==> 04-15 <==
// dut
module dut #(
    parameter int DATAW = 16
)(
    input  wire                 clk,
    input  wire                 rst_n,
    input  wire                 in_valid,
    output wire                 in_ready,
    input  wire signed [DATAW-1:0] in_data,
    output reg                  out_valid,
    input  wire                 out_ready,
    output reg signed [2*DATAW-1:0] out_data
);
    assign in_ready = rst_n && (!out_valid || out_ready);
    always @(posedge clk or negedge rst_n) begin
        if (!rst_n) begin
            out_valid <= 1'b0;
            out_data  <= '0;
        end else begin
            if (in_valid && in_ready) begin
                out_data  <= in_data * in_data;  
                out_valid <= 1'b1;
            end else if (out_valid && out_ready) begin
                out_valid <= 1'b0;
            end
        end
    end
endmodule
Settings: LEC_CHECK=0, ABC_AREA=0, CAP_MARGIN=35, CELL_PAD_IN_SITES_DETAIL_PLACEMENT=1, CELL_PAD_IN_SITES_GLOBAL_PLACEMENT=1, CORE_ASPECT_RATIO=1.36, CORE_MARGIN=4, CORE_UTILIZATION=61, CTS_CLUSTER_DIAMETER=392, CTS_CLUSTER_SIZE=80, GPL_ROUTABILITY_DRIVEN=1, GPL_TIMING_DRIVEN=1, MAX_ROUTING_LAYER=met4, MIN_ROUTING_LAYER=met2, PLACE_DENSITY=0.92, SETUP_SLACK_MARGIN=0.76, SLEW_MARGIN=10, TNS_END_PERCENT=5; clock period 5.92 ns.
run.sh (not shown) runs the stock make flow with config.mk's settings and CLKGATE_MAP_FILE=.
==> inputs of 07-21, as changes to 04-15 <==
ABC_AREA = default   (was 0)
CAP_MARGIN = 20   (was 35)
CELL_PAD_IN_SITES_DETAIL_PLACEMENT = default   (was 1)
CELL_PAD_IN_SITES_GLOBAL_PLACEMENT = default   (was 1)
CORE_ASPECT_RATIO = default   (was 1.36)
CORE_MARGIN = 2   (was 4)
CORE_UTILIZATION = 72   (was 61)
CTS_CLUSTER_DIAMETER = 80   (was 392)
CTS_CLUSTER_SIZE = default   (was 80)
GPL_ROUTABILITY_DRIVEN = default   (was 1)
GPL_TIMING_DRIVEN = default   (was 1)
MAX_ROUTING_LAYER = default   (was met4)
MIN_ROUTING_LAYER = default   (was met2)
PLACE_DENSITY = default   (was 0.92)
SETUP_SLACK_MARGIN = default   (was 0.76)
SLEW_MARGIN = 20   (was 10)
TNS_END_PERCENT = default   (was 5)
==> flow/constraint.sdc (replaced) <==
create_clock -name core_clock -period 3.47 [get_ports {clk}]
set_input_delay 0.6940 -clock core_clock [delete_from_list [all_inputs] [get_ports {clk}]]
set_output_delay 0.6940 -clock core_clock [all_outputs]
set_load 0.01 [all_outputs]
==> inputs of 09-20, as changes to 04-15 <==
ABC_AREA = default   (was 0)
CAP_MARGIN = 20   (was 35)
CELL_PAD_IN_SITES_DETAIL_PLACEMENT = default   (was 1)
CORE_ASPECT_RATIO = 0.56   (was 1.36)
CORE_MARGIN = 6   (was 4)
CORE_UTILIZATION = 19   (was 61)
CTS_CLUSTER_DIAMETER = 87   (was 392)
CTS_CLUSTER_SIZE = 64   (was 80)
GPL_ROUTABILITY_DRIVEN = 0   (was 1)
MAX_ROUTING_LAYER = default   (was met4)
MIN_ROUTING_LAYER = met1   (was met2)
PLACE_DENSITY = default   (was 0.92)
SETUP_SLACK_MARGIN = default   (was 0.76)
SLEW_MARGIN = 5   (was 10)
TNS_END_PERCENT = default   (was 5)
==> flow/constraint.sdc (replaced) <==
create_clock -name core_clock -period 10.9 [get_ports {clk}]
set_input_delay 2.1800 -clock core_clock [delete_from_list [all_inputs] [get_ports {clk}]]
set_output_delay 2.1800 -clock core_clock [all_outputs]
set_load 0.01 [all_outputs]
==> results <==
09-20 finished clean. 07-21 aborted during clock tree synthesis (4_1_cts). 04-15 failed in detailed placement (3_5_place_dp), error DPL-0033. Synthesized area is the same in 07-21 and 09-20. Die area: 04-15 is larger than 07-21 (25%). Synthesized cell count is the same in 09-20 and 04-15.

* * *

==> run a: inputs <==
==> flow/design.v <==
`timescale 1ns/1ps
module dut #(
    parameter int DATAW = 16
)(
    input  wire                 clk,
    input  wire                 rst_n,
    input  wire                 in_valid,
    output wire                 in_ready,
    input  wire signed [DATAW-1:0] in_data,
    output reg                  out_valid,
    input  wire                 out_ready,
    output reg signed [2*DATAW-1:0] out_data
);
    assign in_ready = rst_n && (!out_valid || out_ready);
    always @(posedge clk or negedge rst_n) begin
        if (!rst_n) begin
            out_valid <= 1'b0;
            out_data  <= '0;
        end else begin
            if (in_valid && in_ready) begin
                out_data  <= in_data * in_data;  
                out_valid <= 1'b1;
            end else if (out_valid && out_ready) begin
                out_valid <= 1'b0;
            end
        end
    end
endmodule
==> flow/run.sh <==
#!/bin/bash
# the make line also repeats each setting of config.mk as NAME=value (left out here)
make -C /OpenROAD-flow-scripts/flow DESIGN_CONFIG=/design/flow/config.mk WORK_HOME=/design/flow/orfs CLKGATE_MAP_FILE= finish
==> flow/config.mk <==
export PLATFORM = sky130hd
export DESIGN_NAME = dut
export DESIGN_NICKNAME = dut
export VERILOG_FILES = /design/flow/design.v
export SDC_FILE = /design/flow/constraint.sdc
export NUM_CORES = 4
export LEC_CHECK = 0
export CAP_MARGIN = 20
export CORE_MARGIN = 2
export CORE_UTILIZATION = 40
export CTS_CLUSTER_DIAMETER = 379
export CTS_CLUSTER_SIZE = 100
export PLACE_DENSITY_LB_ADDON = 0.3
export SETUP_SLACK_MARGIN = -0.52
export SLEW_MARGIN = 0
export TNS_END_PERCENT = 20
==> flow/constraint.sdc <==
create_clock -name core_clock -period 7.5 [get_ports {clk}]
set_input_delay 1.5000 -clock core_clock [delete_from_list [all_inputs] [get_ports {clk}]]
set_output_delay 1.5000 -clock core_clock [all_outputs]
set_load 0.01 [all_outputs]
==> inputs of run b, as changes to run a <==
CORE_UTILIZATION = 19   (was 40)
CTS_CLUSTER_DIAMETER = 87   (was 379)
CTS_CLUSTER_SIZE = default   (was 100)
GPL_ROUTABILITY_DRIVEN = 0   (was default)
GPL_TIMING_DRIVEN = 0   (was default)
PLACE_DENSITY_LB_ADDON = 0.11   (was 0.3)
SETUP_SLACK_MARGIN = default   (was -0.52)
SLEW_MARGIN = 5   (was 0)
TNS_END_PERCENT = default   (was 20)
==> run notes <==
### Cells and area
• 1542 — Total Nets Final

### Final timing
• 0.800 ns — actual slew at the worst max-slew pin

### Run status
• no timing/DRC/antenna violations — outcome

### Detailed routing
• 7368 — Via Count

### Critical path
• 7.66 ns — required time of the critical path

# the run above: run b

==> run notes <==
### Cells and area
• 11900 sq um — Final Cell Area
• 0.0992 — final-layout non-clock buffer area share
• 1583 — Total Nets Final

### Detailed routing
• 7510 — Via Count

### Critical path
• out_data[27] — Critical path destination
• 7.64 ns — required time of the critical path

### Run status
• no timing/DRC/antenna violations — outcome

### Worst hold path
• out_data[4] — launch instance of the worst min-delay path

# the run above: run a

